==> inputs of try-amber <==
## MOTOR_TOP
module MOTOR_TOP#(   
    parameter C_AXI_ID_WIDTH       = 4,         
    parameter C_AXI_ADDR_WIDTH     = 16,        
    parameter C_AXI_DATA_WIDTH     = 64,        
    parameter C_AXI_NBURST_SUPPORT = 1'b0,      
    parameter C_AXI_BURST_TYPE     = 2'b00,     
    parameter WATCH_DOG_WIDTH      = 12,         
    parameter C_ADDR_SUMOFFSET     =   32'h0000_1000,
    parameter C_ADDR_MOTOR2ETH     =   32'h0000_0000,       
    parameter C_ADDR_ETH2MOTOR     =   32'hE000_0000    
)(    
    input                               sys_clk,
    input                               sys_rst,
   	output                            	saxi_wready,  
   	input [C_AXI_ID_WIDTH-1:0]        	saxi_wid,     
   	input [C_AXI_ADDR_WIDTH-1:0]      	saxi_waddr,   
   	input [7:0]                       	saxi_wlen,    
   	input [2:0]                       	saxi_wsize,   
   	input [1:0]                       	saxi_wburst,  
   	input [1:0]                       	saxi_wlock,   
   	input [3:0]                       	saxi_wcache,  
   	input [2:0]                       	saxi_wprot,   
   	input                             	saxi_wvalid,  
   	output                            	saxi_wd_wready,   
   	input [C_AXI_DATA_WIDTH-1:0]      	saxi_wd_wdata,     
   	input [C_AXI_DATA_WIDTH/8-1:0]    	saxi_wd_wstrb,     
   	input                             	saxi_wd_wlast,     
   	input                             	saxi_wd_wvalid,    
   	output  [C_AXI_ID_WIDTH-1:0]      	saxi_wb_bid,      
   	output  [1:0]                     	saxi_wb_bresp,    
   	output                            	saxi_wb_bvalid,   
   	input                             	saxi_wb_bready,   
   	output                            	saxi_rready,      
   	input [C_AXI_ID_WIDTH-1:0]        	saxi_rid,         
   	input [C_AXI_ADDR_WIDTH-1:0]      	saxi_raddr,       
   	input [7:0]                       	saxi_rlen,        
   	input [2:0]                       	saxi_rsize,       
  ...
Settings: LEC_CHECK=0, ABC_AREA=1, CAP_MARGIN=20, CELL_PAD_IN_SITES_DETAIL_PLACEMENT=2, CORE_MARGIN=2, CORE_UTILIZATION=40, GPL_ROUTABILITY_DRIVEN=0, MIN_ROUTING_LAYER=met1, SETUP_SLACK_MARGIN=-0.96, SLEW_MARGIN=20; clock period 9.95 ns.
run.sh (not shown) runs the stock make flow with config.mk's settings and CLKGATE_MAP_FILE=.
==> try-quartz (differences from try-amber) <==
ABC_AREA = 0   (was 1)
CELL_PAD_IN_SITES_DETAIL_PLACEMENT = unset   (was 2)
CORE_UTILIZATION = 72   (was 40)
CTS_CLUSTER_SIZE = 99   (was unset)
GPL_ROUTABILITY_DRIVEN = unset   (was 0)
MIN_ROUTING_LAYER = unset   (was met1)
SETUP_SLACK_MARGIN = unset   (was -0.96)
==> flow/constraint.sdc (replaced) <==
create_clock -name core_clock -period 11.5 [get_ports {sys_clk}]
set_input_delay 2.3000 -clock core_clock [delete_from_list [all_inputs] [get_ports {sys_clk}]]
set_output_delay 2.3000 -clock core_clock [all_outputs]
set_load 0.01 [all_outputs]
==> try-umber (differences from try-amber) <==
ABC_AREA = unset   (was 1)
CELL_PAD_IN_SITES_DETAIL_PLACEMENT = unset   (was 2)
CORE_UTILIZATION = 54   (was 40)
GPL_ROUTABILITY_DRIVEN = unset   (was 0)
MIN_ROUTING_LAYER = unset   (was met1)
SETUP_SLACK_MARGIN = unset   (was -0.96)
==> comparison <==
- Sequential power, lowest first: try-quartz, try-umber, try-amber.
- Via count: try-amber > try-quartz > try-umber.
- Between try-quartz and try-amber, the lower non-clock buffer count is in try-amber (gap 6).
- Against try-quartz, the core utilization of try-umber is lower by 20 points.
- In flip-flop count, try-quartz and try-amber do not differ.
- In critical path depth, try-umber and try-quartz do not differ.
- try-umber completed without violations. try-amber produced a clean layout. try-quartz passed the timing, DRC and antenna checks.
- In try-quartz the design area is smaller than in try-umber, by about 1.2%.


==> inputs of run P <==
Starting RTL as in the previous note.
export LEC_CHECK = 0
export ABC_AREA = 1
export CAP_MARGIN = 20
export CORE_ASPECT_RATIO = 1.74
export CORE_MARGIN = 4
export CORE_UTILIZATION = 56
export CTS_CLUSTER_SIZE = 16
export GPL_ROUTABILITY_DRIVEN = 1
export HOLD_SLACK_MARGIN = -0.06
export MAX_ROUTING_LAYER = met4
export MIN_ROUTING_LAYER = met1
export PLACE_DENSITY_LB_ADDON = 0.27
export SETUP_SLACK_MARGIN = 0.65
export SLEW_MARGIN = 0
create_clock -name core_clock -period 7.2 [get_ports {sys_clk}]
==> run G: changes against run P <==
- CORE_ASPECT_RATIO: 1.74 -> 1.16
- CORE_MARGIN: 4 -> 2
- CORE_UTILIZATION: 56 -> 71
- HOLD_SLACK_MARGIN: -0.06 -> not set
- MAX_ROUTING_LAYER: met4 -> not set
- SLEW_MARGIN: 0 -> 20
==> flow/constraint.sdc (replaced) <==
create_clock -name core_clock -period 4.91 [get_ports {sys_clk}]
set_input_delay 0.9820 -clock core_clock [delete_from_list [all_inputs] [get_ports {sys_clk}]]
set_output_delay 0.9820 -clock core_clock [all_outputs]
set_load 0.01 [all_outputs]
==> run H: changes against run P <==
- ABC_AREA: 1 -> not set
- CORE_ASPECT_RATIO: 1.74 -> not set
- CORE_MARGIN: 4 -> 2
- CORE_UTILIZATION: 56 -> 40
- CTS_CLUSTER_SIZE: 16 -> not set
- GPL_ROUTABILITY_DRIVEN: 1 -> not set
- HOLD_SLACK_MARGIN: -0.06 -> not set
- MAX_ROUTING_LAYER: met4 -> not set
- MIN_ROUTING_LAYER: met1 -> not set
- PLACE_DENSITY_LB_ADDON: 0.27 -> not set
- SETUP_SLACK_MARGIN: 0.65 -> not set
- SLEW_MARGIN: 0 -> 20
==> flow/constraint.sdc (replaced) <==
create_clock -name core_clock -period 10.0 [get_ports {sys_clk}]
set_input_delay 2.0000 -clock core_clock [delete_from_list [all_inputs] [get_ports {sys_clk}]]
set_output_delay 2.0000 -clock core_clock [all_outputs]
set_load 0.01 [all_outputs]
==> impl_metrics.py <==
# Synthesis and PnR figures
metrics = {
    "placed_design": {
        "pre_cts_ws_ps": 313,
        "hpwlAfterDp_um": 41300,
    },
    "power": {
        "clk-power_mw": 2.62,
    },
    "run_status": {
        "status": "finished clean",
    },
    "synthesis": {
        "ys_sh_simple_pct": 25.4,
        "top_cells_by_count": "511 x nand2_1, 347 x dfxtp_1, 298 x inv_1",
        "synth.distinct_cells": 55,
    },
    "clocking": {
        "clkTransAtPathRegs_ps": 60,
        "post_cts_buffers": 4,
    },
    "worst_hold_path": {
        "hold-path-endpoint": "inst_DEJITTER.signal_hold[13]",
    },
    "critical_path": {
        "cpPeakStageDelay_ps": 320,
        "reg2reg_slack_ps": 750,
    },
    "timing": {
        "worst_pin_slew_ps": 1080,
    },
    "final_layout": {
        "flop_area_um2": 6960,
        "fillerInstances": 1868,
    },
}
(the above is from run G)
==> impl_metrics.py <==
# Synthesis and PnR figures
metrics = {
    "run_status": {
        "status": "finished clean",
    },
    "clocking": {
        "post_cts_buffers": 0,
        "clkTransAtPathRegs_ps": 60,
        "cts_buffers": 34,
    },
    "synthesis": {
        "synth.distinct_cells": 55,
        "top_cells_by_count": "511 x nand2_1, 347 x dfxtp_1, 298 x inv_1",
        "ys_sh_simple_pct": 25.4,
    },
    "timing": {
        "worst_pin_slew_ps": 1040,
    },
    "final_layout": {
        "fillerInstances": 3240,
        "flop_area_um2": 6950,
    },
    "placed_design": {
        "hpwlAfterDp_um": 43100,
    },
    "power": {
        "p_total_mw": 4.36,
        "clk-power_mw": 1.82,
    },
    "critical_path": {
        "cpPeakStageDelay_ps": 320,
    },
    "worst_hold_path": {
        "hold-path-endpoint": "inst_DEJITTER.signal_hold[2]",
    },
}
(the above is from run P)
==> impl_metrics.py <==
# Synthesis and PnR figures
metrics = {
    "run_status": {
        "status": "finished clean",
    },
    "timing": {
        "worst_pin_slew_ps": 1050,
    },
    "power": {
        "clk-power_mw": 1.46,
    },
    "worst_hold_path": {
        "hold-path-endpoint": "inst_DEJITTER.signal_hold[15]",
    },
    "synthesis": {
        "top_cells_by_count": "347 x dfxtp_1, 317 x nand2_1, 198 x buf_4",
        "synth.distinct_cells": 78,
    },
    "placed_design": {
        "hpwlAfterDp_um": 35300,
    },
    "critical_path": {
        "cpPeakStageDelay_ps": 540,
    },
}
(the above is from run H)


==> inputs of run Z <==
Starting RTL as in the previous note.
## MOTOR_TOP
module MOTOR_TOP#(   
    parameter C_AXI_ID_WIDTH       = 4,         
    parameter C_AXI_ADDR_WIDTH     = 16,        
    parameter C_AXI_DATA_WIDTH     = 64,        
    parameter C_AXI_NBURST_SUPPORT = 1'b0,      
    parameter C_AXI_BURST_TYPE     = 2'b00,     
    parameter WATCH_DOG_WIDTH      = 12,         
    parameter C_ADDR_SUMOFFSET     =   32'h0000_1000,
    parameter C_ADDR_MOTOR2ETH     =   32'h0000_0000,       
    parameter C_ADDR_ETH2MOTOR     =   32'hE000_0000    
)(    
    input                               sys_clk,
    input                               sys_rst,
   	output                            	saxi_wready,  
   	input [C_AXI_ID_WIDTH-1:0]        	saxi_wid,     
   	input [C_AXI_ADDR_WIDTH-1:0]      	saxi_waddr,   
   	input [7:0]                       	saxi_wlen,    
   	input [2:0]                       	saxi_wsize,   
   	input [1:0]                       	saxi_wburst,  
   	input [1:0]                       	saxi_wlock,   
   	input [3:0]                       	saxi_wcache,  
   	input [2:0]                       	saxi_wprot,   
   	input                             	saxi_wvalid,  
   	output                            	saxi_wd_wready,   
   	input [C_AXI_DATA_WIDTH-1:0]      	saxi_wd_wdata,     
   	input [C_AXI_DATA_WIDTH/8-1:0]    	saxi_wd_wstrb,     
  ...
clock: 5.94 ns
lec_check: 0
abc_area: 1
cap_margin: 20
cell_pad_in_sites_detail_placement: 0
cell_pad_in_sites_global_placement: 0
core_margin: 2
core_utilization: 40
max_routing_layer: met5
min_routing_layer: met1
place_density: 0.38
setup_slack_margin: 0.59
slew_margin: 15
tns_end_percent: 55
==> run X: changes against run Z <==
- ABC_AREA: 1 -> unset
- CELL_PAD_IN_SITES_DETAIL_PLACEMENT: 0 -> unset
- CELL_PAD_IN_SITES_GLOBAL_PLACEMENT: 0 -> unset
- MAX_ROUTING_LAYER: met5 -> unset
- MIN_ROUTING_LAYER: met1 -> unset
- PLACE_DENSITY: 0.38 -> unset
- SETUP_SLACK_MARGIN: 0.59 -> unset
- SLEW_MARGIN: 15 -> 20
- TNS_END_PERCENT: 55 -> unset
==> flow/constraint.sdc (replaced) <==
create_clock -name core_clock -period 8.67 [get_ports {sys_clk}]
set_input_delay 1.7340 -clock core_clock [delete_from_list [all_inputs] [get_ports {sys_clk}]]
set_output_delay 1.7340 -clock core_clock [all_outputs]
set_load 0.01 [all_outputs]
==> run B: changes against run Z <==
- CELL_PAD_IN_SITES_DETAIL_PLACEMENT: 0 -> unset
- CELL_PAD_IN_SITES_GLOBAL_PLACEMENT: 0 -> unset
- CORE_ASPECT_RATIO: unset -> 0.93
- CORE_UTILIZATION: 40 -> 72
- CTS_CLUSTER_SIZE: unset -> 16
- GPL_ROUTABILITY_DRIVEN: unset -> 1
- HOLD_SLACK_MARGIN: unset -> -0.09
- MAX_ROUTING_LAYER: met5 -> unset
- PLACE_DENSITY: 0.38 -> 0.78
- SETUP_SLACK_MARGIN: 0.59 -> 0.65
- SLEW_MARGIN: 15 -> 10
- TNS_END_PERCENT: 55 -> unset
==> flow/constraint.sdc (replaced) <==
create_clock -name core_clock -period 4.91 [get_ports {sys_clk}]
set_input_delay 0.9820 -clock core_clock [delete_from_list [all_inputs] [get_ports {sys_clk}]]
set_output_delay 0.9820 -clock core_clock [all_outputs]
set_load 0.01 [all_outputs]
==> run notes <==
Outcome
* run status: finished clean

Worst setup path
* stages on the worst setup path: 3

Synth
* post-synthesis share of cell area spent on full adders, half adders and majority gates: 0.0991

Power and ir drop
* leakage component of the power: 8.96 nW

[end of results for run B]
==> run notes <==
Outcome
* run status: finished clean

Hold path
* worst min-delay path endpoint: inst_DEJITTER.signal_hold[7]

Synth
* post-synthesis share of cell area spent on full adders, half adders and majority gates: 0.106

Worst setup path
* stages on the worst setup path: 2

[end of results for run X]
==> run notes <==
Outcome
* run status: finished clean

Clocking
* CTS tree: built

Worst setup path
* stages on the worst setup path: 3

Synth
* post-synthesis share of cell area spent on full adders, half adders and majority gates: 0.0991

Power and ir drop
* leakage component of the power: 9.05 nW

[end of results for run Z]


==> inputs of ember <==
Starting RTL as in the previous note.
make LEC_CHECK=0 CAP_MARGIN=20 CELL_PAD_IN_SITES_DETAIL_PLACEMENT=1 CELL_PAD_IN_SITES_GLOBAL_PLACEMENT=0 CORE_MARGIN=2 CORE_UTILIZATION=67 CTS_CLUSTER_SIZE=82 PLACE_DENSITY=0.91 SLEW_MARGIN=20 TNS_END_PERCENT=60 finish   # period 11.6 ns
==> inputs of harbor, as changes to ember <==
Settings changed: CELL_PAD_IN_SITES_DETAIL_PLACEMENT 1 to not set, CELL_PAD_IN_SITES_GLOBAL_PLACEMENT 0 to not set, CORE_UTILIZATION 67 to 40, CTS_CLUSTER_SIZE 82 to not set, PLACE_DENSITY 0.91 to not set, TNS_END_PERCENT 60 to not set.
==> flow/constraint.sdc (replaced) <==
create_clock -name core_clock -period 5.62 [get_ports {sys_clk}]
set_input_delay 1.1240 -clock core_clock [delete_from_list [all_inputs] [get_ports {sys_clk}]]
set_output_delay 1.1240 -clock core_clock [all_outputs]
set_load 0.01 [all_outputs]
==> results <==
item                                                                                     harbor                     ember
Synthesized-area fraction occupied by xor and xnor cells                                 0.0492                    0.0492
Synth warn                                                                                    3                         3
Most area-hungry cell type in the Yosys netlist                        sky130_fd_sc_hd__dfxtp_1  sky130_fd_sc_hd__dfxtp_1
Total of flip-flops plus latches after synthesis                                            347                       347
Result of the run                                                      timing/DRC/antenna clean            did not finish
Failing step                                                                                  -        detailed placement
Post-synthesis sequential area ratio                                                      0.379                     0.379
Compound-cell area share of the yosys netlist                                             0.127                     0.127
Post-synthesis cell type with the largest instance count               sky130_fd_sc_hd__dfxtp_1  sky130_fd_sc_hd__dfxtp_1
Init Core Util                                                                            0.405                     0.681
Number of standard cells after synthesis                                                   2147                      2147
Chip area                                                                             47600 um2                 28700 um2
Die boundary width                                                                       218 um                    169 um
Predominant post-synthesis flop cell                                   sky130_fd_sc_hd__dfxtp_1  sky130_fd_sc_hd__dfxtp_1
Area of the mapped netlist                                                            18300 um2                 18300 um2
Proportion of synthesized area in mux cells                                              0.0134                    0.0134
FA/HA/MAJ Cells, Area Fraction                                                            0.106                     0.106
Post-synth top area share                                                                 0.379                     0.379
Final RePlAce weighted congestion                                                         0.905                     0.964
Cell variety after synth                                                                     78                        78
Area of the core                                                                      45300 um2                 27000 um2
Syn Area/Cell                                                                          8.54 um2                  8.54 um2
Site row count                                                                               78                        60
Die outline height                                                                       218 um                    169 um
Proportion of synthesized flip-flops having asynchronous set or reset                         0                         0
Number of top-level pins                                                                    504                       504


==> inputs of v12 <==
MOTOR_TOP again, from the RTL that the note above started with.
// MOTOR_TOP
module MOTOR_TOP#(   
    parameter C_AXI_ID_WIDTH       = 4,         
    parameter C_AXI_ADDR_WIDTH     = 16,        
    parameter C_AXI_DATA_WIDTH     = 64,        
    parameter C_AXI_NBURST_SUPPORT = 1'b0,      
    parameter C_AXI_BURST_TYPE     = 2'b00,     
    parameter WATCH_DOG_WIDTH      = 12,         
    parameter C_ADDR_SUMOFFSET     =   32'h0000_1000,
    parameter C_ADDR_MOTOR2ETH     =   32'h0000_0000,       
    parameter C_ADDR_ETH2MOTOR     =   32'hE000_0000    
)(    
    input                               sys_clk,
    input                               sys_rst,
   	output                            	saxi_wready,  
   	input [C_AXI_ID_WIDTH-1:0]        	saxi_wid,     
   	input [C_AXI_ADDR_WIDTH-1:0]      	saxi_waddr,   
   	input [7:0]                       	saxi_wlen,    
   	input [2:0]                       	saxi_wsize,   
   	input [1:0]                       	saxi_wburst,  
   	input [1:0]                       	saxi_wlock,   
   	input [3:0]                       	saxi_wcache,  
   	input [2:0]                       	saxi_wprot,   
   	input                             	saxi_wvalid,  
   	output                            	saxi_wd_wready,   
   	input [C_AXI_DATA_WIDTH-1:0]      	saxi_wd_wdata,     
   	input [C_AXI_DATA_WIDTH/8-1:0]    	saxi_wd_wstrb,     
   	input                             	saxi_wd_wlast,     
   	input                             	saxi_wd_wvalid,    
  ...
Settings: LEC_CHECK=0, ABC_AREA=1, CAP_MARGIN=20, CORE_ASPECT_RATIO=1.74, CORE_MARGIN=4, CORE_UTILIZATION=56, CTS_CLUSTER_SIZE=16, GPL_ROUTABILITY_DRIVEN=1, HOLD_SLACK_MARGIN=-0.06, MAX_ROUTING_LAYER=met5, MIN_ROUTING_LAYER=met2, PLACE_DENSITY_LB_ADDON=0.27, SETUP_SLACK_MARGIN=1.32, SLEW_MARGIN=0; clock period 7.2 ns.
==> v32: changes against v12 <==
- CELL_PAD_IN_SITES_DETAIL_PLACEMENT: not set -> 2
- CORE_ASPECT_RATIO: 1.74 -> not set
- CORE_MARGIN: 4 -> 2
- CORE_UTILIZATION: 56 -> 40
- CTS_CLUSTER_SIZE: 16 -> not set
- GPL_ROUTABILITY_DRIVEN: 1 -> not set
- HOLD_SLACK_MARGIN: -0.06 -> 0.28
- MAX_ROUTING_LAYER: met5 -> not set
- MIN_ROUTING_LAYER: met2 -> met1
- PLACE_DENSITY_LB_ADDON: 0.27 -> not set
- SETUP_SLACK_MARGIN: 1.32 -> not set
- SLEW_MARGIN: 0 -> 20
==> flow/constraint.sdc (replaced) <==
create_clock -name core_clock -period 9.95 [get_ports {sys_clk}]
set_input_delay 1.9900 -clock core_clock [delete_from_list [all_inputs] [get_ports {sys_clk}]]
set_output_delay 1.9900 -clock core_clock [all_outputs]
set_load 0.01 [all_outputs]
==> results <==
|  | v32 | v12 |
|---|---|---|
| Met2 track demand over resource | 0.689 | 0.593 |
| Layout Cells excl Fill | 3,449 | 3,275 |
| Drt total wl | 102 mm | 60.3 mm |
| Power per Cell Area | 166 nW/um^2 | 204 nW/um^2 |
| Share of total power consumed by net switching | 0.309 | 0.284 |
| Non-clock buffers, area share | 0.0747 | 0.0772 |
| Register cell area after layout | 6950 um^2 | 6950 um^2 |
| Worst Skew | 0.0502 ns | 0.0589 ns |
| Final standard cell utilization of the core | 0.459 | 0.628 |
| Placed instance count | 3,373 | 3,212 |
| Number of fill cells | 5,585 | 3,262 |
| Power attributed to the clock group | 0.00175 W | 0.00190 W |
| Clock-cell share of area | 0.0667 | 0.0521 |
| Count of standard-cell rows | 81 | 90 |
| Number of optimization iterations in the first detailed-route pass | 5 | 13 |
| Largest Pwr Group | clock | registers |
| Power Internal | 0.00255 W | 0.00319 W |
| Measured slew at the worst slew-check pin | 1.14 ns | 0.983 ns |
| Total die size | 50,800 um^2 | 38,200 um^2 |
| HPWL reported at the end of detailed placement | 63.9 mm | 44.2 mm |
| Result of the run | finished clean | finished clean |
| Worst path arrival time | 6.70 ns | 4.71 ns |
| Maximum resistive drop on vdd | 146 uV | 181 uV |
| Placement Cell Area | 20,800 um^2 | 20,600 um^2 |
Power is estimated from default activity; no workload was simulated.
